File: run.sh
#!/bin/bash
# the make line also repeats each setting of config.mk as NAME=value (left out here)
make -C /OpenROAD-flow-scripts/flow DESIGN_CONFIG=/design/flow/config.mk WORK_HOME=/design/flow/orfs CLKGATE_MAP_FILE= finish
File: config.mk
export PLATFORM = sky130hd
export DESIGN_NAME = apb_master
export DESIGN_NICKNAME = apb_master
export VERILOG_FILES = /design/flow/design.v
export SDC_FILE = /design/flow/constraint.sdc
export NUM_CORES = 4
export LEC_CHECK = 0
export ABC_AREA = 1
export CAP_MARGIN = 15
export CORE_ASPECT_RATIO = 0.64
export CORE_MARGIN = 2
export CORE_UTILIZATION = 37
export HOLD_SLACK_MARGIN = -0.05
export MAX_ROUTING_LAYER = met4
export MIN_ROUTING_LAYER = met1
export PLACE_DENSITY = 0.36
export SLEW_MARGIN = 10
File: constraint.sdc
create_clock -name core_clock -period 6.3 [get_ports {pclk}]
set_input_delay 1.2600 -clock core_clock [delete_from_list [all_inputs] [get_ports {pclk}]]
set_output_delay 1.2600 -clock core_clock [all_outputs]
set_load 0.01 [all_outputs]
File: design.v
module storage(input pclk,input we,input pwrite,input [31:0]paddr,input [31:0]pwdata,input [3:0]pstrb,output reg [31:0]prdata);
  reg [31:0]memory[0:31];
  always @(posedge pclk) begin
    if(we) begin
      		if(pstrb==4'b0) begin
            	memory[paddr[4:0]]<=pwdata;
            end
            else begin
              if (pstrb[0]) memory[paddr[4:0]][7:0]   <= pwdata[7:0];
            	if (pstrb[1]) memory[paddr[4:0]][15:8]  <= pwdata[15:8];
           		if (pstrb[2]) memory[paddr[4:0]][23:16] <= pwdata[23:16];
            	if (pstrb[3]) memory[paddr[4:0]][31:24] <= pwdata[31:24];
            end
    end
  end
  always @(*) begin
    if(pwrite) prdata=32'b0;
    else prdata=memory[paddr[4:0]];
  end
endmodule
module apb_slave( 
    input pclk,
    input psel,
    input penable,
    input preset, 
    input [31:0]paddr,
    input pwrite,
    input [2:0]pprot,
    input [31:0]pwdata,
    input [3:0]pstrb,
    output reg [31:0]prdata,
    output reg pslverr,
    output reg pready
  );
   reg ready;
   wire [31:0]rdata;
   storage m1(pclk,psel & penable & pwrite,pwrite,paddr,pwdata,pstrb,rdata);
   always @(*) begin
     ready=1'b0;
     if(psel & penable & pwrite) begin
            ready=~pready;
          end
     else if(psel & penable & ~pwrite) begin
            ready=~pready;
          end
     else if( ~penable) begin
            ready=1'b0;
          end
     pslverr=1'b0;
   end
   always @(posedge pclk)begin
     pready<=ready;
     prdata<=rdata;
   end   
 endmodule
module apb_master(
  input pclk, 
  input preset,
  input [31:0]paddr,
  input pwrite,
  input [2:0]pprot,
  input [31:0]pwdata,
  input [3:0]pstrb,
  output  reg[31:0]prdata,
  output pslverr,
  output reg penable,
  output reg [3:0]psel,
  output reg pready
);
  wire [31:0] prdata0,prdata1,prdata2,prdata3;
  wire pslverr0,pslverr1,pslverr2,pslverr3;
  wire pready0,pready1,pready2,pready3;
  apb_slave slave0 (pclk,psel[0],penable,preset,paddr,pwrite,pprot,pwdata,pstrb,prdata0,pslverr0,pready0);
  apb_slave slave1 (pclk,psel[1],penable,preset,paddr,pwrite,pprot,pwdata,pstrb,prdata1,pslverr1,pready1);
  apb_slave slave2 (pclk,psel[2],penable,preset,paddr,pwrite,pprot,pwdata,pstrb,prdata2,pslverr2,pready2);
  apb_slave slave3 (pclk,psel[3],penable,preset,paddr,pwrite,pprot,pwdata,pstrb,prdata3,pslverr3,pready3); 
  assign pslverr=pslverr0|pslverr1|pslverr2|pslverr3;
  reg [1:0]state,nextstate;
  parameter idle=2'b0,setup=2'd1,access=2'd2;
  always@(posedge pclk)begin
      if(~preset) state<=idle;
      else state<=nextstate;
  end
  always @(*) begin
    nextstate=idle;
    penable=1'b0;
    case (state)
      idle : begin
        penable=1'b0;
        if(|paddr) nextstate=setup;
        else nextstate=idle;
      end
      setup : begin
        penable=1'b0;
        if(|paddr) nextstate=access;
        else nextstate=idle;
      end
      access:  begin
        penable=1'b1;
        if ( (paddr!=4'b0) && (pready==1'b1)) nextstate=setup;
        else if( (paddr==4'b0) && (pready==1'b1)) nextstate=idle;
        else nextstate=access;
      end
       default nextstate=idle;
    endcase
    case (paddr[31:30])
        2'b00 : begin
                psel=4'b0001;
                prdata=prdata0;
                end
        2'b01 : begin
                psel=4'b0010;
                prdata=prdata1;
                end
        2'b10 : begin
                psel=4'b0100;
                prdata=prdata2;
                end
        2'b11 : begin
                psel=4'b1000;
                prdata=prdata3;
                end
    endcase
    pready=pready0|pready1|pready2|pready3;
  end
endmodule
==> qor.csv, run 1 <==
metric;value;unit
routed_wl;603000;um
yosysWarningCount;3;
cts_setup_buffers;0;
p_clk_share;42.8;%
hold_violations;0;
ir_worst_vdd;0.250;mV
p_leak;78.8;nW
die_area;0.476;mm2
cp_slowest_cell;clkdlybuf4s50_1;
power;60.4;mW
areaGrowthSynthToFinish;13.2;%
r2r_start;state[1]$_DFF_P_;
ys_sh_adder;0;%
max_freq;187;MHz
die_h;552;um
syn_area;0.174;mm2
area_leaders;edfxtp_1 (71%), nand2_1 (23%), nor2_1 (1.7%);
clock-sinks;4231;
layout_setup_ws;0.946;ns
synth.most_common_cell;nand2_1;
async_flop_share;0;%
syn_nets;16900;
cts.clk_slew.worst_paths;0.06;ns
seq_power_share;51.4;%
antenna_found_initial;80;
fin_area;0.197;mm2
gr-total-overflow;0;
path_class;input pin to output port;
p_sw;14.3;mW
grt_pass1_wl;846000;um
ff2ff_setup_slack;3.11;ns
hold_path_class;flop to flop;
syn-mean-instance-area;10.3;um2
synth_top_flop_cell;edfxtp_1;
worstHoldEndpoint;slave0.pready$_DFF_P_;
utilization;42.0;%
max_stage_delay;0.68;ns
gr-usage-all-layers;25.5;%
postSynthSeqShare;72.3;%
ys_area;0.174;mm2
critical_path_depth;6;
grt_max_degree;161;
drtPass1Iterations;6;
clkLatencyLatePin;1.03;ns
p_comb;3.47;mW
min_period;5.35;ns
max_slew_margin;22.7;%
logic_family;simple AND/OR/NAND/NOR gates;
dp_hpwl;348000;um
grt_pass1_vias;107000;
power_frac_comb;5.7;%
hp-start;slave0.pready$_DFF_P_;
ys_sh_aoi;0.374;%
critPathBufInv;3;
clockBufferDepth;4;
ys_sh_xor;0;%
crit_chain;clkdlybuf4s50_1 > nand2_1 > inv_2 > nand2_1 > nand4_1 > clkdlybuf4s50_1;
portBuffers;108;
end_kind;output port;
numCtsBuffers;432;
synth-edff-count;4096;
clock-root-buffer;clkbuf_16;
gp_congestion;0.797;
required;5.04;ns
cts_hold_buf;0;
powerDensity;307;mW/mm2
ctsResizeCount;0;
clock_skew;0.0295;ns
path_delay_family;buffers and inverters;
crit_path_end;prdata[20];
core_area;0.468;mm2
arrival;4.09;ns
setup_viol;0;
synth_stat.cells;16800;
rsz0062_at_grt;false;
critPathMaxFanout;18;
fp_util;37.1;%
power-top-group;sequential cells;
synthCells;16800;
maxCapViolations;0;
yosys-top-cells-count;nand2_1 (10600), edfxtp_1 (4096), nor2_1 (792);
synth_top_area_share;70.7;%
p_int;46.1;mW
crit_path_start;paddr[30];
die_w;861;um
wl_per_cell;25.6;um
r2r-end;slave3.m1.memory[6][11]$_DFFE_PP_;
dp_slack;0.889;ns
warnings;137;
status;no timing/DRC/antenna violations;
ant_nets;0;
synth-seq-cells;4231;
mux_area_share;0;%
powerClk;25.9;mW
worst_pin_slew;1.16;ns
slew_viol_final;0;
drt-initial-drc-count;11300;
p_sw_share;23.7;%
ys_types;21;
hold_path_depth;1;
drc;0;
post-route-period-util;85.0;%
routed_via_density;4.86;
io_pins;113;
p_seq;31.1;mW
dpl_cell_area;0.183;mm2
layout.nets;16900;
rows;201;
cts_tree;built;
rr_worst_depth;5;
cp-start-kind;input pin;
dr_total_vias;114000;
simple_gate_area_share;25.1;%
tns;0;ns
top_area_cell;edfxtp_1;
htree_levels;5;
through the flow:
step | cells | hold WS (ns)
floorplan | 16800 | 0.392
detailed placement | 22700 | 0.409
global placement | 22700 | 0.414
finish | 23500 | 0.418
global route | 23500 | 0.421
CTS | 23500 | 0.417
metal layers:
metal	global-route usage [%]	vias to the layer above	share of wire (%)
met5	-	-	0
met4	4.48	0	1.7
met3	2.79	564	5.3
met2	35.7	2748	42
met1	40.2	56200	51
li1	-	54800	-
final cells by class:
class | instances | area [um2]
multi-input combinational | 11700 | 44600
timing repair buffer | 476 | 4610
antenna | 25 | 62.6
sequential | 4231 | 126000
clock inverter | 224 | 1890
fill | 45600 | 272000
clock buffer | 575 | 11900
inverter | 18 | 98.8
tap | 6293 | 7870
==> run 2: changes to the inputs <==
Settings changed: CAP_MARGIN 15 to 20, CELL_PAD_IN_SITES_DETAIL_PLACEMENT set to 2, CELL_PAD_IN_SITES_GLOBAL_PLACEMENT set to 1, CORE_ASPECT_RATIO 0.64 to 0.51, CORE_UTILIZATION 37 to 40, GPL_TIMING_DRIVEN set to 0, HOLD_SLACK_MARGIN -0.05 to 0.22, MIN_ROUTING_LAYER met1 to unset, PLACE_DENSITY 0.36 to unset, SLEW_MARGIN 10 to 20, TNS_END_PERCENT set to 5.
Clock period 6.3 ns to 8.0 ns, I/O delays scaled along.
==> qor.csv, run 2 <==
metric;value;unit
p_seq;24.4;mW
clockBufferDepth;4;
clock-root-buffer;clkbuf_16;
power-top-group;sequential cells;
required;6.40;ns
clock-sinks;4231;
gp_congestion;1.02;
yosys-top-cells-count;nand2_1 (10600), edfxtp_1 (4096), nor2_1 (792);
core_area;0.432;mm2
max_slew_margin;9.42;%
routed_via_density;5.71;
top_area_cell;edfxtp_1;
portBuffers;105;
die_area;0.440;mm2
dp_cells;22800;
ant_nets;0;
rows;172;
path_delay_family;buffers and inverters;
crit_chain;clkdlybuf4s50_1 > nand2_1 > inv_1 > clkbuf_1 > nand2_1 > nand4_1 > clkdlybuf4s50_1;
status;no timing/DRC/antenna violations;
dp_slack;1.15;ns
cts_setup_buffers;0;
clkLatencyLatePin;1.02;ns
wl_met1;361000;um
ys_area;0.174;mm2
p_sw;12.1;mW
ctsResizeCount;0;
layout_setup_ws;1.40;ns
hold_path_depth;1;
post-route-period-util;82.4;%
die_h;475;um
grt_pass1_wl;1100000;um
critPathBufInv;4;
syn-mean-instance-area;10.3;um2
mux_area_share;0;%
routed_wl;808000;um
grt_max_degree;81;
gr-usage-all-layers;37.0;%
worst_pin_slew;1.35;ns
simple_gate_area_share;25.1;%
rsz0062_at_grt;false;
synth_stat.cells;16800;
synth_top_flop_cell;edfxtp_1;
slew_viol_final;0;
p_sw_share;25.3;%
wl_per_cell;34.3;um
powerClk;19.9;mW
crit_path_start;paddr[31];
die_w;927;um
clock_skew;0.0516;ns
ff2ff_setup_slack;3.31;ns
wl_met2;320000;um
r2r-end;slave2.m1.memory[24][4]$_DFFE_PP_;
drt-initial-drc-count;21000;
arrival;5.00;ns
areaGrowthSynthToFinish;14.0;%
crit_path_end;prdata[21];
hold_violations;0;
critPathMaxFanout;10;
dr_total_vias;134000;
power_frac_comb;7.7;%
ys_sh_aoi;0.374;%
path_class;input pin to output port;
io_pins;113;
antenna_found_initial;108;
synth-seq-cells;4231;
powerDensity;242;mW/mm2
cts.clk_slew.worst_paths;0.07;ns
synth.most_common_cell;nand2_1;
hp-start;slave1.pready$_DFF_P_;
htree_levels;5;
layout.nets;17500;
ys_sh_xor;0;%
postSynthSeqShare;72.3;%
numCtsBuffers;400;
dp_hpwl;575000;um
async_flop_share;0;%
layout.cells.non_filler;23600;
cp_slowest_cell;clkdlybuf4s50_1;
gr-total-overflow;0;
cts_tree;built;
p_clk_share;41.5;%
cp-start-kind;input pin;
fp_util;40.3;%
synth_top_area_share;70.7;%
seq_power_share;50.8;%
synthCells;16800;
grt_pass1_vias;135000;
warnings;30;
p_int;35.8;mW
p_comb;3.67;mW
cts_hold_buf;0;
dpl_cell_area;0.185;mm2
area_leaders;edfxtp_1 (71%), nand2_1 (23%), nor2_1 (1.7%);
yosysWarningCount;3;
rr_worst_depth;5;
ys_sh_adder;0;%
fin_area;0.198;mm2
syn_area;0.174;mm2
setup_viol;0;
wl_met3;98900;um
top_layer_used;met4;
synth-edff-count;4096;
max_freq;152;MHz
syn_nets;16900;
hold_path_class;flop to flop;
drtPass1Iterations;17;
r2r_start;state[1]$_DFF_P_;
critical_path_depth;7;
p_leak;79.4;nW
end_kind;output port;
maxCapViolations;0;
ys_types;21;
drc;0;
max_stage_delay;0.67;ns
worstHoldEndpoint;slave1.pready$_DFF_P_;
ir_worst_vdd;0.193;mV
min_period;6.60;ns
logic_family;simple AND/OR/NAND/NOR gates;
[run 2: routing by layer]
metal  vias up  track usage (%)
li1      56000                -
met1     70400             54.8
met2      6971             48.8
met3      1116             10.7
met4         0             11.4
met5         -                -
[run 2: final cells by class]
class                   instances  area [um2]
clock inverters               212        2010
inverters                      18        70.1
plain buffers                 892        3900
repair buffers                218        3970
clock buffers                 504       10700
diodes                         64         160
well taps                    5742        7180
flip-flops and latches       4231      126000
fillers                     44800      234000
multi-input cells           11700       44500
[run 2: through the flow]
stage               power, mW   TNS, ns  util, %  hold slack [ns]
detailed placement       28.3         0     42.9            0.439
global route             48.8         0     45.9            0.467
finish                   47.9         0     45.9            0.448
floorplan                26.1         0        -            0.392
CTS                      47.8         0     45.8            0.448
global placement         28.3  -3992.79     42.2            0.405
==> run 3: changes to the inputs <==
Settings changed: ABC_AREA 1 to unset, CAP_MARGIN 20 to 25, CELL_PAD_IN_SITES_DETAIL_PLACEMENT 2 to unset, CELL_PAD_IN_SITES_GLOBAL_PLACEMENT 1 to unset, CORE_ASPECT_RATIO 0.51 to 0.65, CORE_UTILIZATION 40 to 72, CTS_CLUSTER_SIZE set to 13, GPL_TIMING_DRIVEN 0 to unset, HOLD_SLACK_MARGIN 0.22 to unset, MAX_ROUTING_LAYER met4 to unset, PLACE_DENSITY_LB_ADDON set to 0.24, SETUP_SLACK_MARGIN set to 0.48, SLEW_MARGIN 20 to 35, TNS_END_PERCENT 5 to unset.
Clock period 8.0 ns to 3.31 ns, I/O delays scaled along.
==> qor.csv, run 3 <==
metric;value;unit
ys_types;34;
wl_met3;72100;um
die_h;385;um
clock-sinks;4231;
grt_max_degree;97;
wl_met1;157000;um
grt_pass1_wl;637000;um
status;no timing/DRC/antenna violations;
wl_per_cell;34.3;um
async_flop_share;0;%
postSynthSeqShare;78.2;%
ys_sh_aoi;4.42;%
hold_path_depth;2;
top_area_cell;edfxtp_1;
p_sw;22.0;mW
routed_via_density;7.18;
cts_tree;built;
p_comb;5.10;mW
syn_area;0.161;mm2
gr-usage-all-layers;39.5;%
area_leaders;edfxtp_1 (77%), mux2i_1 (13%), o22ai_1 (4.0%);
power_frac_comb;4.9;%
r2r_start;state[1]$_DFF_P_;
slew_viol_final;0;
logic_area;0.0327;mm2
clock-root-buffer;clkbuf_16;
crit_chain;buf_6 > buf_12 > buf_12 > mux4_2 > buf_6;
power;104;mW
rows;139;
layout_setup_ws;0.450;ns
whs;0.138;ns
cp-start-kind;input pin;
hold_path_class;input pin to flop;
top_layer_used;met5;
powerDensity;568;mW/mm2
clkLatencyLatePin;0.91;ns
cts_hold_buf;0;
rsz0062_at_grt;false;
areaGrowthSynthToFinish;14.4;%
seq_power_share;56.6;%
maxCapViolations;0;
ir_worst_vdd;0.544;mV
layout.nets;9971;
arrival;2.20;ns
grt_pass1_vias;91500;
drc;0;
path_class;input pin to output port;
synthCells;8918;
gr-total-overflow;0;
power-top-group;sequential cells;
syn-mean-instance-area;18.0;um2
cts.clk_slew.worst_paths;0.06;ns
min_period;2.86;ns
seqCellArea;0.126;mm2
cp_slowest_cell;mux4_2;
powerClk;40.2;mW
synth_top_flop_cell;edfxtp_1;
gp_congestion;0.906;
r2r-end;slave0.m1.memory[20][21]$_DFFE_PP_;
ys_sh_xor;0;%
hp-start;paddr[30];
worst_pin_slew;1.07;ns
end_kind;output port;
mux_area_share;13.2;%
die_area;0.227;mm2
synth-edff-count;4096;
critPathBufInv;4;
p_int;82.4;mW
hold_violations;0;
crit_path_end;prdata[30];
drt-initial-drc-count;16200;
ys_sh_adder;0;%
ant_nets;0;
core_area;0.221;mm2
max_stage_delay;0.71;ns
fillers;9586;
warnings;31;
required;2.65;ns
routed_wl;450000;um
dp_hpwl;270000;um
clock_skew;0.0494;ns
p_seq;59.1;mW
wl_met2;199000;um
fp_util;72.6;%
p_leak;64.5;nW
crit_path_start;paddr[30];
max_freq;350;MHz
synth.most_common_cell;edfxtp_1;
max_slew_margin;28.2;%
synth_top_area_share;76.6;%
p_sw_share;21.1;%
dr_total_vias;94300;
drtPass1Iterations;6;
logic_family;multiplexers;
ff2ff_setup_slack;0.65;ns
clockBufferDepth;4;
synth_stat.cells;8918;
ys_area;0.161;mm2
worstHoldEndpoint;slave0.pready$_DFF_P_;
io_pins;113;
die_w;590;um
syn_nets;8992;
htree_levels;5;
synth-seq-cells;4231;
simple_gate_area_share;2.57;%
portBuffers;108;
dp_slack;-0.198;ns
antenna_found_initial;49;
path_delay_family;buffers and inverters;
yosysWarningCount;3;
utilization;83.0;%
numCtsBuffers;377;
setup_viol;0;
yosys-top-cells-count;edfxtp_1 (4096), mux2i_1 (2048), o22ai_1 (1025);
critical_path_depth;5;
p_clk_share;38.5;%
critPathMaxFanout;10;
rr_worst_depth;6;
post-route-period-util;86.4;%
==> run 3: timing repair <==
item | 4_1_cts | 5_1_grt
endpoints found under the hold margin | 0 | 0
setup endpoints to repair | 32 | 4
gates resized | 62 | 5
buffers inserted | 3 | 0
==> run 3: final cells by class <==
| type | count | area share, % |
|---|---|---|
| timing repair buffer | 1171 | 5.85 |
| multi-input combinational | 4114 | 17.8 |
| clock buffer | 593 | 5.75 |
| antenna | 34 | 0.0463 |
| tap | 2961 | 2.02 |
| clock inverter | 28 | 0.106 |
| sequential | 4231 | 68.4 |
| inverter | 2 | 0.00409 |
==> run 3: metrics by stage <==
step	instances	area, um2	setup TNS [ns]
2_1_floorplan	8918	161000	0
3_3_place_gp	12500	173000	-1.05
3_5_place_dp	12500	173000	-1.51
4_1_cts	13100	184000	0
5_1_grt	13100	184000	0
6_report	13100	184000	0
==> run 3: per-layer routing <==
layer  GRT usage, %  vias up
met5              0        -
met4           17.0       32
met3           12.7     1315
met2           58.0     8660
met1           55.6    46600
li1               -    37700
==> run 4: changes to the inputs <==
Settings changed: ABC_AREA set to 1, CAP_MARGIN 25 to 15, CELL_PAD_IN_SITES_DETAIL_PLACEMENT set to 0, CELL_PAD_IN_SITES_GLOBAL_PLACEMENT set to 1, CORE_ASPECT_RATIO 0.65 to 1.01, CORE_UTILIZATION 72 to 36, CTS_CLUSTER_DIAMETER set to 227, CTS_CLUSTER_SIZE 13 to 15, GPL_ROUTABILITY_DRIVEN set to 0, GPL_TIMING_DRIVEN set to 0, MAX_ROUTING_LAYER set to met4, PLACE_DENSITY_LB_ADDON 0.24 to unset, SETUP_SLACK_MARGIN 0.48 to -0.03, SLEW_MARGIN 35 to 20, TNS_END_PERCENT set to 5.
Clock period 3.31 ns to 3.51 ns, I/O delays scaled along.
==> qor.csv, run 4 <==
metric;value;unit
drc;0;
p_int;73.9;mW
ys_sh_adder;0;%
synth_stat.cells;16800;
power;97.7;mW
crit_chain;inv_1 > nor3_2 > nand2_2 > buf_1 > nor2_1;
r2r_start;state[1]$_DFF_P_;
hold_violations;0;
crit_path_start;state[1]$_DFF_P_;
max_stage_delay;0.76;ns
p_clk_share;35.5;%
dp_hpwl;471000;um
fin_area;0.196;mm2
powerDensity;499;mW/mm2
seq_power_share;56.9;%
p_comb;7.43;mW
clockBufferDepth;4;
routed_via_density;4.92;
top_area_cell;edfxtp_1;
maxCapViolations;0;
so_faults;setup timing;
grt_pass1_vias;111000;
drt-initial-drc-count;13000;
warnings;31;
max_slew_margin;9.35;%
routed_wl;660000;um
hold_path_depth;1;
grt_max_degree;82;
logic_family;simple AND/OR/NAND/NOR gates;
utilization;40.7;%
p_sw_share;24.4;%
ys_sh_xor;0;%
rsz0062_at_grt;true;
crit_path_end;slave3.m1.memory[4][18]$_DFFE_PP_;
power-top-group;sequential cells;
gr-total-overflow;0;
io_pins;113;
tns;-181.81;ns
critical_path_depth;5;
areaGrowthSynthToFinish;12.7;%
async_flop_share;0;%
syn_area;0.174;mm2
worstHoldEndpoint;slave3.m1.memory[11][27]$_DFFE_PP_;
simple_gate_area_share;25.1;%
dpl_cell_area;0.186;mm2
max_freq;260;MHz
synth-seq-cells;4231;
use_met1;37.2;%
core_area;0.481;mm2
cp-start-kind;flop;
drtPass1Iterations;6;
clkLatencyLatePin;0.99;ns
wl_per_cell;27.5;um
cp_slowest_cell;nor2_1;
fp_util;36.1;%
required;4.12;ns
gr-usage-all-layers;27.3;%
hp-start;pwdata[27];
layout_setup_ws;-0.342;ns
ys_area;0.174;mm2
htree_levels;5;
ys_types;21;
area_leaders;edfxtp_1 (71%), nand2_1 (23%), nor2_1 (1.7%);
synth_top_flop_cell;edfxtp_1;
ir_worst_vdd;0.346;mV
p_seq;55.6;mW
r2r-end;slave3.m1.memory[4][18]$_DFFE_PP_;
portBuffers;105;
cts_tree;built;
ys_sh_aoi;0.374;%
powerClk;34.7;mW
power_frac_comb;7.6;%
setup_viol;2030;
hold_path_class;input pin to flop;
mux_area_share;0;%
gr-usage-met2;40.9;%
min_period;3.85;ns
dp_slack;-2.44;ns
clock-root-buffer;clkbuf_16;
synthCells;16800;
rows;256;
ant_nets;0;
clock_skew;0.0628;ns
antenna_found_initial;79;
grt-busiest-layer;met2;
yosysWarningCount;3;
numCtsBuffers;320;
die_h;702;um
synth_top_area_share;70.7;%
dr_total_vias;118000;
p_sw;23.8;mW
die_area;0.488;mm2
slew_viol_final;0;
whs;0.117;ns
grt_use_met3;4.44;%
synth-edff-count;4096;
layout.cells.non_filler;24000;
yosys-top-cells-count;nand2_1 (10600), edfxtp_1 (4096), nor2_1 (792);
end_kind;flop;
layout.nets;17400;
path_class;flop to flop;
critPathMaxFanout;10;
rr_worst_depth;5;
ff2ff_setup_slack;-0.34;ns
cts.clk_slew.worst_paths;0.07;ns
critPathBufInv;2;
syn-mean-instance-area;10.3;um2
path_delay_family;simple AND/OR/NAND/NOR gates;
postSynthSeqShare;72.3;%
grt_pass1_wl;893000;um
arrival;4.46;ns
post-route-period-util;110;%
synth.most_common_cell;nand2_1;
worst_pin_slew;1.36;ns
dp_cells;23500;
status;complete, but fails checks;
die_w;695;um
p_leak;77.6;nW
syn_nets;16900;
clock-sinks;4231;
-- run 4: final cells by class --
cell class | count | area (um2)
multi-input combinational | 11700 | 45500
timing repair buffer | 218 | 3830
buffer | 890 | 3930
clock buffer | 401 | 8480
fill | 47100 | 285000
inverter | 18 | 70.1
clock inverter | 16 | 193
tap | 6450 | 8070
sequential | 4231 | 126000
antenna | 83 | 208
-- run 4: metal layers --
layer  share of wire (%)  vias to the layer above
li1                    -                    55600
met1                  43                    57000
met2                  44                     4507
met3                 7.7                      953
met4                 4.9                        0
met5                   0                        -
-- run 4: what timing repair did --
item,4_1_cts,5_1_grt
hold buffers,6,0
setup buffers,11,0
gates resized,353,103
hold endpoints to repair,44,0
endpoints found under the setup margin,4083,1267
pin swaps,24,8
==> run 5: changes to the inputs <==
Settings changed: ABC_AREA 1 to unset, CAP_MARGIN 15 to 0, CELL_PAD_IN_SITES_DETAIL_PLACEMENT 0 to unset, CELL_PAD_IN_SITES_GLOBAL_PLACEMENT 1 to unset, CORE_ASPECT_RATIO 1.01 to 0.84, CORE_UTILIZATION 36 to 72, CTS_CLUSTER_DIAMETER 227 to unset, CTS_CLUSTER_SIZE 15 to 63, GPL_ROUTABILITY_DRIVEN 0 to unset, GPL_TIMING_DRIVEN 0 to unset, MAX_ROUTING_LAYER met4 to unset, PLACE_DENSITY set to 0.41, SETUP_SLACK_MARGIN -0.03 to 0.91, SLEW_MARGIN 20 to 15, TNS_END_PERCENT 5 to unset.
Clock period 3.51 ns to 3.09 ns, I/O delays scaled along.
==> qor.csv, run 5 <==
metric;value;unit
path_delay_family;multiplexers;
die_h;437;um
postSynthSeqShare;78.2;%
gr-total-overflow;0;
critPathBufInv;1;
portBuffers;108;
r2r_start;state[1]$_DFF_P_;
cts_setup_buffers;0;
wl_per_cell;33.0;um
gr-usage-all-layers;37.6;%
cp-start-kind;flop;
synth_top_area_share;76.6;%
io_pins;113;
p_clk_share;40.6;%
cp_slowest_cell;mux4_2;
rsz0062_at_grt;true;
clock-root-buffer;clkbuf_16;
yosys-top-cells-count;edfxtp_1 (4096), mux2i_1 (2048), o22ai_1 (1025);
ys_sh_adder;0;%
p_sw;24.2;mW
fillers;9717;
routed_wl;429000;um
ff2ff_setup_slack;0.98;ns
layout.nets;9811;
hold_path_class;input pin to flop;
ys_types;34;
synth_top_flop_cell;edfxtp_1;
grt_pass1_wl;609000;um
synthCells;8918;
cts_hold_buf;0;
ant_nets;0;
yosysWarningCount;3;
ys_sh_aoi;4.42;%
ys_area;0.161;mm2
synth_stat.cells;8918;
worst_pin_slew;1.05;ns
syn-mean-instance-area;18.0;um2
crit_chain;mux4_2 > buf_6;
setup_viol;0;
drtPass1Iterations;6;
critPathMaxFanout;1;
powerClk;47.1;mW
p_int;91.9;mW
grt_max_degree;129;
max_slew_margin;29.9;%
status;no timing/DRC/antenna violations;
layout_setup_ws;0.324;ns
synth.most_common_cell;edfxtp_1;
area_leaders;edfxtp_1 (77%), mux2i_1 (13%), o22ai_1 (4.0%);
arrival;2.15;ns
gp_congestion;0.890;
logic_family;multiplexers;
dp_hpwl;264000;um
slew_viol_final;0;
power_frac_comb;5.0;%
end_kind;output port;
p_sw_share;20.9;%
maxCapViolations;0;
core_area;0.221;mm2
required;2.47;ns
hold_path_depth;1;
rows;158;
crit_path_start;slave0.prdata[5]$_SDFF_PP0_;
hp-start;pwdata[10];
die_area;0.227;mm2
hold_violations;0;
grt_pass1_vias;87900;
simple_gate_area_share;2.57;%
p_leak;65.3;nW
antenna_found_initial;31;
mux_area_share;13.2;%
die_w;519;um
min_period;2.77;ns
post-route-period-util;89.5;%
top_area_cell;edfxtp_1;
ir_worst_vdd;0.804;mV
power-top-group;sequential cells;
routed_via_density;6.87;
fp_util;72.6;%
seq_power_share;54.4;%
seqCellArea;0.126;mm2
whs;0.0707;ns
worstHoldEndpoint;slave3.m1.memory[29][10]$_DFFE_PP_;
powerDensity;616;mW/mm2
areaGrowthSynthToFinish;17.4;%
drc;0;
max_stage_delay;0.68;ns
max_freq;361;MHz
warnings;41;
r2r-end;slave0.m1.memory[9][7]$_DFFE_PP_;
async_flop_share;0;%
p_seq;63.2;mW
path_class;flop to output port;
crit_path_end;prdata[5];
cts.clk_slew.worst_paths;0.07;ns
critical_path_depth;2;
syn_area;0.161;mm2
drt-initial-drc-count;12400;
rr_worst_depth;6;
cts_tree;built;
synth-edff-count;4096;
synth-seq-cells;4231;
clock-sinks;4231;
ys_sh_xor;0;%
syn_nets;8992;
clockBufferDepth;4;
tns;0;ns
clock_skew;0.0303;ns
p_comb;5.81;mW
clkLatencyLatePin;0.90;ns
logic_area;0.0355;mm2
htree_levels;5;
numCtsBuffers;384;
dr_total_vias;89500;
dp_slack;-0.255;ns
==> run 5: final cells by class <==
cell class	instances	area share [%]
Tap cell	2960	1.96
Clock buffer	489	5.46
Inverter	2	0.00398
Multi-Input combinational cell	4114	18.8
Antenna cell	12	0.0159
Clock inverter	209	1.07
Sequential cell	4231	66.7
Timing Repair Buffer	1004	5.96
==> run 5: metal layers <==
metal	share of wire, %	vias up	global-route usage, %
met5	0.027	-	0
met4	5.2	16	17.0
met3	12	946	8.88
met2	46	5703	57.3
met1	37	45200	52.6
li1	-	37600	-
==> run 5: per-stage QoR <==
stage	cells	total power, mW	instance area, um2	utilization [%]
4_1_cts	13000	116	188000	85.1
6_report	13000	116	189000	85.2
3_5_place_dp	12300	70.0	176000	79.4
2_1_floorplan	8918	66.8	163000	-
3_3_place_gp	12300	69.9	176000	79.4
5_1_grt	13000	118	189000	85.2
==> run 5: timing repair <==
item                                    4_1_cts  5_1_grt
endpoints found under the setup margin      122      111
pin swaps                                     1        1
gates cloned                                  2        1
gates resized                               228       50
==> run 6: changes to the inputs <==
Settings changed: ABC_AREA set to 1, CAP_MARGIN 0 to 5, CELL_PAD_IN_SITES_DETAIL_PLACEMENT set to 2, CELL_PAD_IN_SITES_GLOBAL_PLACEMENT set to 2, CORE_ASPECT_RATIO 0.84 to unset, CORE_UTILIZATION 72 to 42, CTS_CLUSTER_DIAMETER set to 298, CTS_CLUSTER_SIZE 63 to 10, MIN_ROUTING_LAYER set to met2, PLACE_DENSITY 0.41 to 0.6, SETUP_SLACK_MARGIN 0.91 to 0.37, SLEW_MARGIN 15 to 20.
Clock period 3.09 ns to 4.13 ns, I/O delays scaled along.
==> qor.csv, run 6 <==
metric;value;unit
top_area_cell;edfxtp_1;
die_h;647;um
crit_path_start;slave2.prdata[10]$_SDFF_PP0_;
drt-initial-drc-count;27800;
fp_util;42.1;%
grt_max_degree;153;
io_pins;113;
gr-usage-all-layers;45.6;%
p_leak;81.2;nW
arrival;3.11;ns
min_period;3.93;ns
r2r-end;slave3.m1.memory[5][12]$_DFFE_PP_;
synth-seq-cells;4231;
power_frac_comb;6.4;%
clkLatencyLatePin;1.07;ns
end_kind;output port;
cts_tree;built;
utilization;48.4;%
ys_sh_xor;0;%
ys_sh_aoi;0.374;%
hold_path_depth;1;
gr-total-overflow;0;
syn-mean-instance-area;10.3;um2
ir_worst_vdd;0.387;mV
area_leaders;edfxtp_1 (71%), nand2_1 (23%), nor2_1 (1.7%);
gp_congestion;0.871;
cts_hold_buf;0;
clock-sinks;4231;
postSynthSeqShare;72.3;%
cp_slowest_cell;nand4_1;
routed_wl;650000;um
grt_pass1_vias;190000;
yosysWarningCount;3;
ys_area;0.174;mm2
antenna_found_initial;0;
rows;236;
power-top-group;sequential cells;
worstHoldEndpoint;slave0.m1.memory[19][20]$_DFFE_PP_;
synth.most_common_cell;nand2_1;
ys_types;21;
async_flop_share;0;%
synth_stat.cells;16800;
synthCells;16800;
path_class;flop to output port;
simple_gate_area_share;25.1;%
whs;0.163;ns
synth-edff-count;4096;
numCtsBuffers;461;
path_delay_family;simple AND/OR/NAND/NOR gates;
seq_power_share;51.6;%
dp_hpwl;394000;um
die_area;0.419;mm2
grt_pass1_wl;936000;um
p_sw_share;24.7;%
die_w;647;um
layout_setup_ws;0.196;ns
powerClk;38.7;mW
power;91.9;mW
max_slew_margin;22.7;%
drc;0;
powerDensity;460;mW/mm2
clockBufferDepth;4;
critPathMaxFanout;2;
p_int;69.2;mW
dp_slack;-0.322;ns
p_comb;5.84;mW
max_stage_delay;0.79;ns
rsz0062_at_grt;true;
max_freq;254;MHz
core_area;0.413;mm2
wl_per_cell;27.9;um
post-route-period-util;95.2;%
cts.clk_slew.worst_paths;0.06;ns
mux_area_share;0;%
hold_path_class;input pin to flop;
crit_path_end;prdata[10];
hold_violations;0;
setup_viol;0;
required;3.30;ns
p_seq;47.4;mW
ff2ff_setup_slack;0.76;ns
clock-root-buffer;clkbuf_16;
yosys-top-cells-count;nand2_1 (10600), edfxtp_1 (4096), nor2_1 (792);
layout.nets;17400;
htree_levels;5;
portBuffers;108;
warnings;112;
p_sw;22.7;mW
rr_worst_depth;5;
ant_nets;0;
ys_sh_adder;0;%
synth_top_flop_cell;edfxtp_1;
slew_viol_final;0;
critPathBufInv;2;
hp-start;pwdata[20];
dr_total_vias;165000;
drtPass1Iterations;9;
syn_nets;16900;
worst_pin_slew;1.16;ns
crit_chain;nand2_1 > nand4_1 > buf_4 > dlygate4sd2_1;
synth_top_area_share;70.7;%
p_clk_share;42.1;%
syn_area;0.174;mm2
status;no timing/DRC/antenna violations;
r2r_start;state[1]$_DFF_P_;
areaGrowthSynthToFinish;14.9;%
maxCapViolations;0;
clock_skew;0.0401;ns
routed_via_density;7.09;
tns;0;ns
cp-start-kind;flop;
critical_path_depth;4;
logic_family;simple AND/OR/NAND/NOR gates;
[run 6: per-stage QoR]
stage	cells	instance area [um2]
2_1_floorplan	16800	174000
3_3_place_gp	22400	186000
3_5_place_dp	22400	186000
4_1_cts	23100	199000
5_1_grt	23100	199000
6_report	23300	200000
[run 6: cell type report]
class | instances | area (um2)
clock inverter | 20 | 250
timing repair buffer | 991 | 9150
clock buffer | 737 | 12700
multi-input combinational | 11700 | 44600
sequential | 4231 | 126000
antenna | 147 | 368
inverter | 18 | 96.3
tap | 5474 | 6850
fill | 42200 | 213000
[run 6: routing by layer]
metal	routed length (um)	track usage, %	up-vias
met5	5970	14.3	-
li1	-	-	55600
met4	48300	8.36	128
met2	339000	57.3	49600
met1	0	-	55600
met3	257000	56.8	4182
[run 6: timing repair]
action | 4_1_cts | 5_1_grt
resized | 18 | 8
endpoints found under the setup margin | 22 | 12
pin swaps | 7 | 3
gates cloned | 1 | 0
buffers inserted | 2 | 0
==> run 7: changes to the inputs <==
Settings changed: ABC_AREA 1 to unset, CAP_MARGIN 5 to 20, CELL_PAD_IN_SITES_DETAIL_PLACEMENT 2 to unset, CELL_PAD_IN_SITES_GLOBAL_PLACEMENT 2 to unset, CORE_UTILIZATION 42 to 45, CTS_CLUSTER_DIAMETER 298 to unset, CTS_CLUSTER_SIZE 10 to unset, MIN_ROUTING_LAYER met2 to unset, SETUP_SLACK_MARGIN 0.37 to 1.49.
Clock period 4.13 ns to 5.56 ns, I/O delays scaled along.
==> qor.csv, run 7 <==
metric;value;unit
die_h;601;um
end_kind;output port;
layout.cells.non_filler;14300;
hold_path_depth;1;
drc;0;
cts_hold_buf;0;
gr-total-overflow;0;
clock-sinks;4231;
power_frac_comb;4.2;%
gp_congestion;0.810;
dp_slack;0.710;ns
synth_stat.cells;8918;
power;65.8;mW
whs;0.427;ns
p_leak;61.5;nW
cp_slowest_cell;mux4_2;
rsz0062_at_grt;false;
grt_pass1_wl;602000;um
ir_worst_vdd;0.267;mV
die_w;601;um
utilization;51.1;%
layout_setup_ws;1.51;ns
dp_cells;13500;
max_freq;247;MHz
htree_levels;5;
status;no timing/DRC/antenna violations;
mux_area_share;13.2;%
warnings;60;
gr-usage-all-layers;23.0;%
dpl_cell_area;0.168;mm2
async_flop_share;0;%
yosys-top-cells-count;edfxtp_1 (4096), mux2i_1 (2048), o22ai_1 (1025);
syn_nets;8992;
min_period;4.05;ns
clkLatencyLatePin;0.98;ns
critPathBufInv;2;
r2r-end;slave0.m1.memory[27][22]$_DFFE_PP_;
synthCells;8918;
cts.clk_slew.worst_paths;0.06;ns
synth_top_area_share;76.6;%
areaGrowthSynthToFinish;13.2;%
critical_path_depth;3;
powerDensity;362;mW/mm2
required;4.45;ns
synth.most_common_cell;edfxtp_1;
grt_pass1_vias;82500;
ys_area;0.161;mm2
ys_sh_adder;0;%
p_comb;2.79;mW
synth-seq-cells;4231;
ff2ff_setup_slack;2.43;ns
worstHoldEndpoint;slave0.pready$_DFF_P_;
dp_hpwl;260000;um
core_area;0.356;mm2
crit_chain;buf_12 > mux4_2 > clkdlybuf4s50_1;
die_area;0.362;mm2
p_sw_share;21.0;%
cts_tree;built;
rows;219;
top_area_cell;edfxtp_1;
path_class;input pin to output port;
p_seq;35.1;mW
logic_family;multiplexers;
antenna_found_initial;42;
simple_gate_area_share;2.57;%
ys_types;34;
cp-start-kind;input pin;
yosysWarningCount;3;
ant_nets;0;
wl_per_cell;29.9;um
rr_worst_depth;5;
fin_area;0.182;mm2
power-top-group;sequential cells;
fp_util;45.2;%
seq_power_share;53.4;%
dr_total_vias;83900;
clock_skew;0.0475;ns
p_int;51.9;mW
max_slew_margin;22.1;%
post-route-period-util;72.8;%
crit_path_end;prdata[18];
portBuffers;108;
syn_area;0.161;mm2
ys_sh_aoi;4.42;%
hold_path_class;flop to flop;
drtPass1Iterations;17;
clock-root-buffer;clkbuf_16;
postSynthSeqShare;78.2;%
path_delay_family;buffers and inverters;
setup_viol;0;
synth-edff-count;4096;
grt_max_degree;129;
crit_path_start;paddr[30];
syn-mean-instance-area;18.0;um2
synth_top_flop_cell;edfxtp_1;
p_sw;13.8;mW
r2r_start;state[1]$_DFF_P_;
arrival;2.94;ns
worst_pin_slew;1.17;ns
routed_wl;428000;um
numCtsBuffers;419;
powerClk;27.8;mW
p_clk_share;42.3;%
hold_violations;0;
ys_sh_xor;0;%
critPathMaxFanout;39;
routed_via_density;5.87;
slew_viol_final;0;
tns;0;ns
max_stage_delay;0.81;ns
hp-start;slave0.pready$_DFF_P_;
area_leaders;edfxtp_1 (77%), mux2i_1 (13%), o22ai_1 (4.0%);
maxCapViolations;0;
clockBufferDepth;4;
io_pins;113;
layout.nets;9238;
drt-initial-drc-count;9519;
run 7: per-layer routing:
metal	vias up	global-route usage, %	wire length, um
met5	-	0	26
met4	4	6.59	12800
met3	583	3.30	29900
met2	3196	38.3	208000
met1	43700	31.8	177000
li1	36500	-	-
run 7: area by class of cell:
class                           count  area (um2)
Antenna cell                       19        47.5
Clock buffer                      558       11500
Clock inverter                    222        2020
Fill cell                       28600      174000
Inverter                            2        7.51
Multi-Input combinational cell   4114       32700
Sequential cell                  4231      126000
Tap cell                         4751        5940
Timing Repair Buffer              396        3900
run 7: timing repair:
item,CTS,global route
resized,5,0
endpoints found under the setup margin,33,0
buffers inserted,0,0
==> run 8: changes to the inputs <==
Settings changed: ABC_AREA set to 1, CAP_MARGIN 20 to 5, CELL_PAD_IN_SITES_DETAIL_PLACEMENT set to 0, CELL_PAD_IN_SITES_GLOBAL_PLACEMENT set to 2, CORE_UTILIZATION 45 to 42, CTS_CLUSTER_DIAMETER set to 298, CTS_CLUSTER_SIZE set to 10, MIN_ROUTING_LAYER set to met2, SETUP_SLACK_MARGIN 1.49 to 0.37, SLEW_MARGIN 20 to 40.
Clock period 5.56 ns to 4.13 ns, I/O delays scaled along.
==> qor.csv, run 8 <==
metric;value;unit
power_frac_comb;6.1;%
mux_area_share;0;%
clock-root-buffer;clkbuf_16;
end_kind;output port;
grt_pass1_wl;804000;um
cp_slowest_cell;dfxtp_1;
p_sw_share;23.7;%
routed_wl;571000;um
hold_violations;0;
status;no timing/DRC/antenna violations;
ys_sh_adder;0;%
required;3.30;ns
drt-initial-drc-count;25700;
critical_path_depth;4;
path_delay_family;buffers and inverters;
powerDensity;455;mW/mm2
max_freq;265;MHz
hold_path_depth;1;
core_area;0.413;mm2
drtPass1Iterations;9;
dp_hpwl;337000;um
top_area_cell;edfxtp_1;
p_seq;47.4;mW
layout_setup_ws;0.353;ns
r2r-end;slave3.m1.memory[2][12]$_DFFE_PP_;
io_pins;113;
powerClk;38.0;mW
die_h;647;um
clock_skew;0.0388;ns
max_slew_margin;37.6;%
hp-start;pwdata[2];
cts_tree;built;
portBuffers;108;
synth-seq-cells;4231;
area_leaders;edfxtp_1 (71%), nand2_1 (23%), nor2_1 (1.7%);
areaGrowthSynthToFinish;15.0;%
p_int;69.4;mW
wl_per_cell;24.5;um
gp_congestion;0.871;
syn_nets;16900;
die_area;0.419;mm2
synth.most_common_cell;nand2_1;
rsz0062_at_grt;true;
ys_sh_xor;0;%
post-route-period-util;91.4;%
dr_total_vias;156000;
synth-edff-count;4096;
synthCells;16800;
p_sw;21.6;mW
crit_path_start;slave0.prdata[22]$_SDFF_PP0_;
synth_top_area_share;70.7;%
drc;0;
arrival;2.95;ns
hold_path_class;input pin to flop;
gr-total-overflow;0;
ir_worst_vdd;0.380;mV
logic_family;simple AND/OR/NAND/NOR gates;
r2r_start;state[1]$_DFF_P_;
cp-start-kind;flop;
numCtsBuffers;461;
syn-mean-instance-area;10.3;um2
setup_viol;0;
ys_sh_aoi;0.374;%
p_clk_share;41.8;%
clock-sinks;4231;
die_w;647;um
critPathMaxFanout;2;
ys_area;0.174;mm2
path_class;flop to output port;
max_stage_delay;0.62;ns
async_flop_share;0;%
htree_levels;5;
grt_max_degree;153;
worstHoldEndpoint;slave0.m1.memory[24][2]$_DFFE_PP_;
fp_util;42.1;%
crit_path_end;prdata[22];
fin_area;0.200;mm2
dpl_cell_area;0.186;mm2
clockBufferDepth;4;
critPathBufInv;2;
p_comb;5.56;mW
antenna_found_initial;0;
synth_stat.cells;16800;
crit_chain;nand2_1 > nand4_1 > buf_4 > clkdlybuf4s50_1;
ant_nets;0;
maxCapViolations;0;
seq_power_share;52.1;%
power-top-group;sequential cells;
synth_top_flop_cell;edfxtp_1;
yosys-top-cells-count;nand2_1 (10600), edfxtp_1 (4096), nor2_1 (792);
warnings;114;
clkLatencyLatePin;1.05;ns
grt_pass1_vias;160000;
postSynthSeqShare;72.3;%
min_period;3.78;ns
ff2ff_setup_slack;1.05;ns
p_leak;81.3;nW
syn_area;0.174;mm2
dp_slack;-0.119;ns
worst_pin_slew;0.936;ns
yosysWarningCount;3;
ys_types;21;
gr-usage-all-layers;39.8;%
cts.clk_slew.worst_paths;0.06;ns
slew_viol_final;0;
rr_worst_depth;5;
layout.nets;17500;
simple_gate_area_share;25.1;%
rows;236;
routed_via_density;6.69;
-- run 8: routing by layer --
layer  vias to the layer above  global-route usage (%)  wire, um
met5                         -                    10.8      4200
met4                        83                    5.66     38700
met3                      3216                    52.2    239000
met2                     41100                    48.8    289000
met1                     55600                       -         0
li1                      55600                       -         -
-- run 8: timing repair --
item	in CTS	in global routing
gates resized	16	2
hold buffers	0	0
setup endpoints to repair	19	4
setup buffers	2	0
pin swaps	7	4
gates cloned	1	0
-- run 8: area by class of cell --
cell class	count	area, um2
fillers	38300	213000
flip-flops and latches	4231	126000
multi-input cells	11700	44600
clock buffers	733	12900
repair buffers	999	9390
well taps	5474	6850
diodes	127	318
clock inverters	8	100
inverters	18	96.3
-- run 8: per-stage QoR --
step                      power (mW)  hold WS (ns)  utilization (%)  cells  setup TNS, ns
after detailed placement        53.6         0.426             45.2  22400         -0.241
after global routing            93.2         0.201             48.4  23100              0
after floorplan                 50.6         0.392                -  16800              0
after CTS                       90.7         0.135             48.3  23100              0
after global placement          53.6         0.424             45.2  22400         -0.669
final                           90.9         0.194             48.5  23300              0
==> run 9: changes to the inputs <==
Settings changed: ABC_AREA 1 to unset, CAP_MARGIN 5 to 0, CELL_PAD_IN_SITES_DETAIL_PLACEMENT 0 to unset, CELL_PAD_IN_SITES_GLOBAL_PLACEMENT 2 to unset, CORE_UTILIZATION 42 to 72, CTS_CLUSTER_DIAMETER 298 to unset, CTS_CLUSTER_SIZE 10 to 64, MIN_ROUTING_LAYER met2 to unset, PLACE_DENSITY 0.6 to 0.4, SETUP_SLACK_MARGIN 0.37 to 0.77, SLEW_MARGIN 40 to 35.
Clock period 4.13 ns to 3.09 ns, I/O delays scaled along.
==> qor.csv, run 9 <==
metric;value;unit
maxCapViolations;0;
antenna_found_initial;25;
syn_nets;8992;
grt_pass1_vias;89300;
postSynthSeqShare;78.2;%
drt-initial-drc-count;11400;
gr-total-overflow;0;
syn-mean-instance-area;18.0;um2
logic_family;multiplexers;
powerDensity;624;mW/mm2
powerClk;49.4;mW
layout.cells.non_filler;13300;
ant_nets;0;
synth-edff-count;4096;
simple_gate_area_share;2.57;%
dp_hpwl;265000;um
max_stage_delay;0.58;ns
mux_area_share;13.2;%
cts_tree;built;
rr_worst_depth;7;
synth_top_area_share;76.6;%
required;2.47;ns
fin_area;0.190;mm2
cts.clk_slew.worst_paths;0.06;ns
layout.nets;10100;
setup_viol;0;
ir_worst_vdd;0.830;mV
critPathMaxFanout;1;
ys_area;0.161;mm2
async_flop_share;0;%
ys_types;34;
p_leak;66.7;nW
synth_top_flop_cell;edfxtp_1;
dp_cells;12600;
gr-usage-met2;59.9;%
p_sw;24.3;mW
power-top-group;sequential cells;
synth.most_common_cell;edfxtp_1;
critical_path_depth;2;
path_class;flop to output port;
rows;173;
syn_area;0.161;mm2
whs;0.0611;ns
p_comb;5.73;mW
min_period;2.73;ns
p_seq;63.2;mW
crit_chain;mux4_2 > buf_6;
gp_congestion;0.883;
clkLatencyLatePin;0.99;ns
numCtsBuffers;410;
yosysWarningCount;3;
grt_pass1_wl;611000;um
ys_sh_adder;0;%
dr_total_vias;90800;
synth_stat.cells;8918;
max_slew_margin;37.0;%
drtPass1Iterations;8;
top_area_cell;edfxtp_1;
seq_power_share;53.4;%
hold_violations;0;
hold_path_depth;1;
cp-start-kind;flop;
arrival;2.12;ns
die_area;0.227;mm2
ys_sh_aoi;4.42;%
end_kind;output port;
power;118;mW
fp_util;72.3;%
max_freq;366;MHz
areaGrowthSynthToFinish;18.0;%
post-route-period-util;88.5;%
hp-start;pwdata[13];
wl_per_cell;32.1;um
ff2ff_setup_slack;0.93;ns
die_w;476;um
gr-usage-all-layers;37.4;%
critPathBufInv;1;
p_clk_share;41.8;%
r2r_start;state[1]$_DFF_P_;
io_pins;113;
clock-sinks;4231;
p_sw_share;20.5;%
warnings;47;
grt-busiest-layer;met2;
drc;0;
core_area;0.222;mm2
dpl_cell_area;0.176;mm2
cp_slowest_cell;mux4_2;
clockBufferDepth;4;
utilization;85.3;%
crit_path_end;prdata[13];
yosys-top-cells-count;edfxtp_1 (4096), mux2i_1 (2048), o22ai_1 (1025);
crit_path_start;slave2.prdata[13]$_SDFF_PP0_;
power_frac_comb;4.8;%
grt_use_met3;6.82;%
worst_pin_slew;0.945;ns
status;no timing/DRC/antenna violations;
ys_sh_xor;0;%
p_int;94.1;mW
die_h;476;um
path_delay_family;multiplexers;
routed_wl;427000;um
synth-seq-cells;4231;
area_leaders;edfxtp_1 (77%), mux2i_1 (13%), o22ai_1 (4.0%);
clock-root-buffer;clkbuf_16;
use_met1;51.5;%
portBuffers;108;
slew_viol_final;0;
r2r-end;slave0.m1.memory[25][10]$_DFFE_PP_;
grt_max_degree;129;
rsz0062_at_grt;true;
htree_levels;5;
routed_via_density;6.82;
hold_path_class;input pin to flop;
worstHoldEndpoint;slave2.m1.memory[30][13]$_DFFE_PP_;
synthCells;8918;
clock_skew;0.0480;ns
## run 9: cell type report
class	count	area, um2
Timing Repair Buffer	1246	13000
Antenna cell	19	47.5
Fill cell	9928	32600
Inverter	2	7.51
Sequential cell	4231	126000
Multi-Input combinational cell	4114	33800
Clock buffer	542	11200
Tap cell	2975	3720
Clock inverter	186	2010
## run 9: layer usage
layer	wire, um	up-vias
li1	-	38100
met2	207000	5636
met5	36	-
met1	156000	46200
met4	20400	6
met3	44300	923
## run 9: metrics by stage
step | setup slack [ns] | TNS [ns]
global route | 0.318 | 0
floorplan | 0.584 | 0
global placement | -0.235 | -0.802
finish | 0.355 | 0
CTS | 0.317 | 0
detailed placement | -0.228 | -0.894
## run 9: what timing repair did
item / in CTS / in global routing
setup endpoints to repair: 54 / 43
pin swaps: 1 / 1
hold buffers: 3 / 0
setup buffers: 1 / 0
hold endpoints to repair: 25 / 0
gates resized: 221 / 6
==> run 10: changes to the inputs <==
Settings changed: CAP_MARGIN 0 to 20, CTS_CLUSTER_SIZE 64 to unset, PLACE_DENSITY 0.4 to 0.6, SETUP_SLACK_MARGIN 0.77 to unset, SLEW_MARGIN 35 to 20, TNS_END_PERCENT set to 10.
Clock period 3.09 ns to 5.92 ns, I/O delays scaled along.
==> qor.csv, run 10 <==
metric;value;unit
status;no timing/DRC/antenna violations;
clock_skew;0.0331;ns
htree_levels;5;
mux_area_share;13.2;%
crit_path_end;prdata[14];
hold_violations;0;
ff2ff_setup_slack;2.87;ns
p_comb;2.58;mW
ys_sh_adder;0;%
ctsResizeCount;0;
antenna_found_initial;39;
routed_via_density;6.91;
ys_sh_xor;0;%
cts_hold_buf;0;
clock-sinks;4231;
gp_congestion;0.882;
ys_sh_aoi;4.42;%
core_area;0.222;mm2
numCtsBuffers;410;
clock-root-buffer;clkbuf_16;
utilization;80.3;%
cp-start-kind;input pin;
critPathBufInv;2;
p_clk_share;41.8;%
power-top-group;sequential cells;
areaGrowthSynthToFinish;11.1;%
synth.most_common_cell;edfxtp_1;
cts.clk_slew.worst_paths;0.06;ns
rsz0062_at_grt;false;
slew_viol_final;0;
critical_path_depth;3;
ys_types;34;
io_pins;113;
cts_tree;built;
post-route-period-util;77.6;%
syn_nets;8992;
tns;0;ns
die_area;0.227;mm2
power;61.1;mW
p_sw;12.5;mW
path_class;input pin to output port;
synth_top_area_share;76.6;%
synthCells;8918;
clockBufferDepth;4;
grt_pass1_vias;83200;
synth-seq-cells;4231;
hold_path_class;flop to flop;
hp-start;slave0.pready$_DFF_P_;
yosys-top-cells-count;edfxtp_1 (4096), mux2i_1 (2048), o22ai_1 (1025);
maxCapViolations;0;
layout.nets;9169;
r2r_start;state[1]$_DFF_P_;
synth-edff-count;4096;
p_sw_share;20.4;%
area_leaders;edfxtp_1 (77%), mux2i_1 (13%), o22ai_1 (4.0%);
p_leak;60.8;nW
die_h;476;um
drt-initial-drc-count;12300;
top_area_cell;edfxtp_1;
syn_area;0.161;mm2
clkLatencyLatePin;0.97;ns
logic_family;multiplexers;
required;4.74;ns
end_kind;output port;
r2r-end;slave3.m1.memory[23][29]$_DFFE_PP_;
drc;0;
dr_total_vias;85800;
power_frac_comb;4.2;%
grt_max_degree;143;
worstHoldEndpoint;slave0.pready$_DFF_P_;
ys_area;0.161;mm2
powerDensity;343;mW/mm2
gr-usage-all-layers;35.3;%
worst_pin_slew;1.14;ns
seq_power_share;54.0;%
cts_setup_buffers;0;
simple_gate_area_share;2.57;%
ir_worst_vdd;0.390;mV
drtPass1Iterations;6;
rows;173;
routed_wl;405000;um
yosysWarningCount;3;
setup_viol;0;
max_stage_delay;0.96;ns
rr_worst_depth;5;
fp_util;72.3;%
p_int;48.6;mW
cp_slowest_cell;clkdlybuf4s50_1;
max_slew_margin;23.9;%
async_flop_share;0;%
grt_pass1_wl;575000;um
warnings;64;
postSynthSeqShare;78.2;%
min_period;4.59;ns
portBuffers;108;
crit_chain;buf_2 > mux4_2 > clkdlybuf4s50_1;
path_delay_family;buffers and inverters;
synth_stat.cells;8918;
ant_nets;0;
critPathMaxFanout;26;
powerClk;25.5;mW
die_w;476;um
crit_path_start;paddr[31];
p_seq;33.0;mW
synth_top_flop_cell;edfxtp_1;
max_freq;218;MHz
hold_path_depth;1;
gr-total-overflow;0;
dp_hpwl;243000;um
wl_per_cell;32.6;um
syn-mean-instance-area;18.0;um2
arrival;3.41;ns
-- run 10: layout make-up --
class	instances	area [um2]
Sequential cell	4231	126000
Fill cell	11500	43700
Multi-Input combinational cell	4114	32700
Clock buffer	535	11200
Tap cell	2975	3720
Timing Repair Buffer	336	3150
Clock inverter	195	1930
Antenna cell	30	75.1
Inverter	2	7.51
-- run 10: stage by stage --
step	std cells	setup slack (ns)	cell area, um2	hold slack, ns
after detailed placement	11700	0.877	165000	0.408
after CTS	12400	1.37	178000	0.421
after global placement	11700	0.982	165000	0.399
final	12400	1.33	178000	0.423
after floorplan	8918	2.28	161000	0.390
after global routing	12400	1.31	178000	0.443
-- run 10: routing by layer --
layer	vias to the layer above	routed length [um]	GRT usage [%]
li1	36300	-	-
met1	43800	154000	50.9
met2	4856	188000	53.8
met3	861	42600	6.76
met4	8	19700	15.8
met5	-	50	0
==> run 11: changes to the inputs <==
Settings changed: CELL_PAD_IN_SITES_GLOBAL_PLACEMENT set to 3, CORE_ASPECT_RATIO set to 0.66, CORE_MARGIN 2 to 7, CORE_UTILIZATION 72 to 24, GPL_TIMING_DRIVEN set to 1, MAX_ROUTING_LAYER set to met4, PLACE_DENSITY 0.6 to unset, TNS_END_PERCENT 10 to unset.
Clock period 5.92 ns to 7.17 ns, I/O delays scaled along.
==> qor.csv, run 11 <==
metric;value;unit
status;no timing/DRC/antenna violations;
cts_setup_buffers;0;
ys_area;0.161;mm2
grt_pass1_vias;82100;
crit_path_start;paddr[31];
power;50.4;mW
core_area;0.665;mm2
cp_slowest_cell;mux4_2;
p_int;39.3;mW
gr-usage-all-layers;14.2;%
cp-start-kind;input pin;
clock-root-buffer;clkbuf_16;
slew_viol_final;0;
numCtsBuffers;386;
seq_power_share;54.1;%
die_area;0.693;mm2
ant_nets;0;
p_sw;11.1;mW
worstHoldEndpoint;slave0.pready$_DFF_P_;
synth_top_flop_cell;edfxtp_1;
rsz0062_at_grt;false;
max_stage_delay;0.72;ns
die_h;679;um
grt_pass1_wl;679000;um
syn_area;0.161;mm2
crit_path_end;prdata[29];
warnings;51;
routed_via_density;4.61;
arrival;4.08;ns
die_w;1020;um
r2r-end;slave3.m1.memory[24][7]$_DFFE_PP_;
logic_family;multiplexers;
ys_types;34;
syn_nets;8992;
simple_gate_area_share;2.57;%
p_sw_share;22.1;%
async_flop_share;0;%
postSynthSeqShare;78.2;%
grt_max_degree;129;
mux_area_share;13.2;%
top_area_cell;edfxtp_1;
ys_sh_xor;0;%
critPathBufInv;3;
ys_sh_adder;0;%
drt-initial-drc-count;8623;
clock-sinks;4231;
clkLatencyLatePin;0.96;ns
hold_violations;0;
drtPass1Iterations;5;
worst_pin_slew;1.24;ns
path_class;input pin to output port;
required;5.74;ns
setup_viol;0;
powerDensity;272;mW/mm2
ys_sh_aoi;4.42;%
hold_path_depth;1;
utilization;27.8;%
wl_met2;212000;um
rr_worst_depth;5;
area_leaders;edfxtp_1 (77%), mux2i_1 (13%), o22ai_1 (4.0%);
dp_slack;1.24;ns
synth-seq-cells;4231;
critPathMaxFanout;23;
p_seq;27.3;mW
max_slew_margin;17.4;%
top_layer_used;met4;
p_clk_share;41.3;%
yosys-top-cells-count;edfxtp_1 (4096), mux2i_1 (2048), o22ai_1 (1025);
wl_met1;249000;um
wl_met3;33400;um
fp_util;24.1;%
synthCells;8918;
gp_congestion;0.773;
gr-total-overflow;0;
layout.nets;9117;
synth_stat.cells;8918;
cts_tree;built;
cts_hold_buf;0;
maxCapViolations;0;
tns;0;ns
dp_hpwl;308000;um
p_comb;2.31;mW
clock_skew;0.0306;ns
synth.most_common_cell;edfxtp_1;
path_delay_family;buffers and inverters;
routed_wl;502000;um
hold_path_class;flop to flop;
synth_top_area_share;76.6;%
cts.clk_slew.worst_paths;0.07;ns
layout_setup_ws;1.66;ns
end_kind;output port;
io_pins;113;
ctsResizeCount;0;
syn-mean-instance-area;18.0;um2
wl_per_cell;27.6;um
crit_chain;buf_2 > buf_4 > mux4_2 > clkdlybuf4s50_1;
hp-start;slave0.pready$_DFF_P_;
powerClk;20.8;mW
critical_path_depth;4;
dr_total_vias;83900;
power-top-group;sequential cells;
ir_worst_vdd;0.219;mV
max_freq;181;MHz
clockBufferDepth;4;
ff2ff_setup_slack;3.90;ns
synth-edff-count;4096;
r2r_start;state[1]$_DFF_P_;
post-route-period-util;76.9;%
fin_area;0.185;mm2
drc;0;
antenna_found_initial;72;
yosysWarningCount;3;
dpl_cell_area;0.173;mm2
areaGrowthSynthToFinish;15.3;%
p_leak;60.5;nW
rows;243;
power_frac_comb;4.6;%
min_period;5.51;ns
htree_levels;5;
portBuffers;108;
==> run 11: per-stage QoR <==
stage          cells  hold slack (ns)
4_1_cts        18200            0.418
5_1_grt        18200            0.428
3_5_place_dp   17500            0.408
2_1_floorplan   8918            0.390
6_report       18200            0.415
3_3_place_gp   17500            0.402
==> run 11: per-layer routing <==
layer | vias up | global-route usage, %
met5 | - | -
met4 | 0 | 2.11
met3 | 488 | 2.15
met2 | 2879 | 20.2
met1 | 44400 | 21.7
li1 | 36200 | -
==> run 11: cell type report <==
type | count | area [um2]
sequential | 4231 | 126000
multi-input combinational | 4114 | 32900
antenna | 16 | 40.0
timing repair buffer | 308 | 2970
clock inverter | 213 | 2050
fill | 65800 | 480000
tap | 8820 | 11000
clock buffer | 502 | 10400
inverter | 2 | 7.51
==> run 12: changes to the inputs <==
Settings changed: CAP_MARGIN 20 to 25, CELL_PAD_IN_SITES_GLOBAL_PLACEMENT 3 to unset, CORE_ASPECT_RATIO 0.66 to 0.65, CORE_MARGIN 7 to 2, CORE_UTILIZATION 24 to 70, CTS_CLUSTER_SIZE set to 14, GPL_TIMING_DRIVEN 1 to unset, MAX_ROUTING_LAYER met4 to unset, PLACE_DENSITY_LB_ADDON set to 0.24, SETUP_SLACK_MARGIN set to 0.78, SLEW_MARGIN 20 to 0.
Clock period 7.17 ns to 3.31 ns, I/O delays scaled along.
==> qor.csv, run 12 <==
metric;value;unit
required;2.65;ns
cp-start-kind;flop;
area_leaders;edfxtp_1 (77%), mux2i_1 (13%), o22ai_1 (4.0%);
p_comb;5.08;mW
die_w;598;um
clock-root-buffer;clkbuf_16;
top_area_cell;edfxtp_1;
logic_family;multiplexers;
whs;0.159;ns
path_delay_family;multiplexers;
grt_max_degree;129;
worstHoldEndpoint;slave0.prdata[8]$_SDFF_PP0_;
critPathMaxFanout;1;
htree_levels;5;
arrival;2.06;ns
async_flop_share;0;%
maxCapViolations;0;
path_class;flop to output port;
logic_area;0.0327;mm2
slew_viol_final;0;
power_frac_comb;4.9;%
worst_pin_slew;1.16;ns
critical_path_depth;2;
gp_congestion;0.935;
synth_top_flop_cell;edfxtp_1;
simple_gate_area_share;2.57;%
power;104;mW
crit_chain;mux4_2 > buf_6;
tns;0;ns
gr-total-overflow;0;
synth_stat.cells;8918;
p_seq;59.1;mW
hold_path_class;input pin to flop;
p_clk_share;38.5;%
ys_area;0.161;mm2
yosysWarningCount;3;
p_sw_share;21.2;%
hold_violations;0;
clock_skew;0.0574;ns
ff2ff_setup_slack;0.92;ns
powerDensity;567;mW/mm2
r2r-end;slave3.m1.memory[17][25]$_DFFE_PP_;
core_area;0.228;mm2
syn_area;0.161;mm2
ys_sh_xor;0;%
p_leak;64.5;nW
layout_setup_ws;0.589;ns
syn_nets;8992;
power-top-group;sequential cells;
io_pins;113;
die_area;0.233;mm2
routed_wl;441000;um
drtPass1Iterations;6;
grt_pass1_vias;89600;
critPathBufInv;1;
layout.cells.non_filler;13200;
hold_path_depth;2;
max_freq;367;MHz
synthCells;8918;
post-route-period-util;82.2;%
ir_worst_vdd;0.561;mV
p_sw;22.1;mW
ys_sh_aoi;4.42;%
seq_power_share;56.6;%
r2r_start;state[1]$_DFF_P_;
dr_total_vias;93100;
dp_hpwl;270000;um
drt-initial-drc-count;14900;
setup_viol;0;
fillers;10600;
rows;141;
clock-sinks;4231;
gr-usage-all-layers;37.5;%
warnings;41;
seqCellArea;0.126;mm2
postSynthSeqShare;78.2;%
synth.most_common_cell;edfxtp_1;
mux_area_share;13.2;%
antenna_found_initial;45;
rsz0062_at_grt;true;
portBuffers;108;
routed_via_density;7.04;
yosys-top-cells-count;edfxtp_1 (4096), mux2i_1 (2048), o22ai_1 (1025);
clkLatencyLatePin;0.91;ns
ant_nets;0;
p_int;82.2;mW
powerClk;40.1;mW
dp_slack;0.0334;ns
synth_top_area_share;76.6;%
wl_per_cell;33.4;um
grt_pass1_wl;623000;um
synth-seq-cells;4231;
max_slew_margin;23.0;%
crit_path_start;slave0.prdata[18]$_SDFF_PP0_;
areaGrowthSynthToFinish;14.6;%
hp-start;pwrite;
die_h;390;um
max_stage_delay;0.62;ns
drc;0;
cp_slowest_cell;mux4_2;
clockBufferDepth;4;
end_kind;output port;
numCtsBuffers;369;
dp_cells;12600;
synth-edff-count;4096;
cts.clk_slew.worst_paths;0.07;ns
syn-mean-instance-area;18.0;um2
layout.nets;9926;
status;no timing/DRC/antenna violations;
fp_util;70.5;%
rr_worst_depth;5;
cts_tree;built;
ys_sh_adder;0;%
ys_types;34;
crit_path_end;prdata[18];
min_period;2.72;ns
==> run 12: routing by layer <==
metal  routed length [um]  up-vias  GRT usage [%]
li1                     -    37700              -
met1               156000    46400           53.2
met2               193000     7872           53.8
met3                70700     1098           12.4
met4                21400       38           16.5
met5                  353        -              0
==> run 12: repair_timing <==
item | 4_1_cts | 5_1_grt
endpoints found under the setup margin | 36 | 36
gates cloned | 0 | 2
hold buffers | 0 | 0
pin swaps | 1 | 1
resized | 235 | 17
setup buffers | 1 | 0
==> run 12: final cells by class <==
type / count / share of cell area [%]
Inverter: 2 / 0.00408
Antenna cell: 32 / 0.0435
Timing Repair Buffer: 1134 / 5.79
Clock buffer: 549 / 5.57
Clock inverter: 95 / 0.326
Tap cell: 3074 / 2.09
Sequential cell: 4231 / 68.4
Multi-Input combinational cell: 4114 / 17.8
==> run 12: per-stage QoR <==
stage,util (%),area [um2]
finish,80.8,184000
floorplan,-,161000
global placement,75.9,173000
CTS,80.7,184000
detailed placement,75.9,173000
global route,80.8,184000
No activity file was given, so power comes from the tool's default toggle rates.
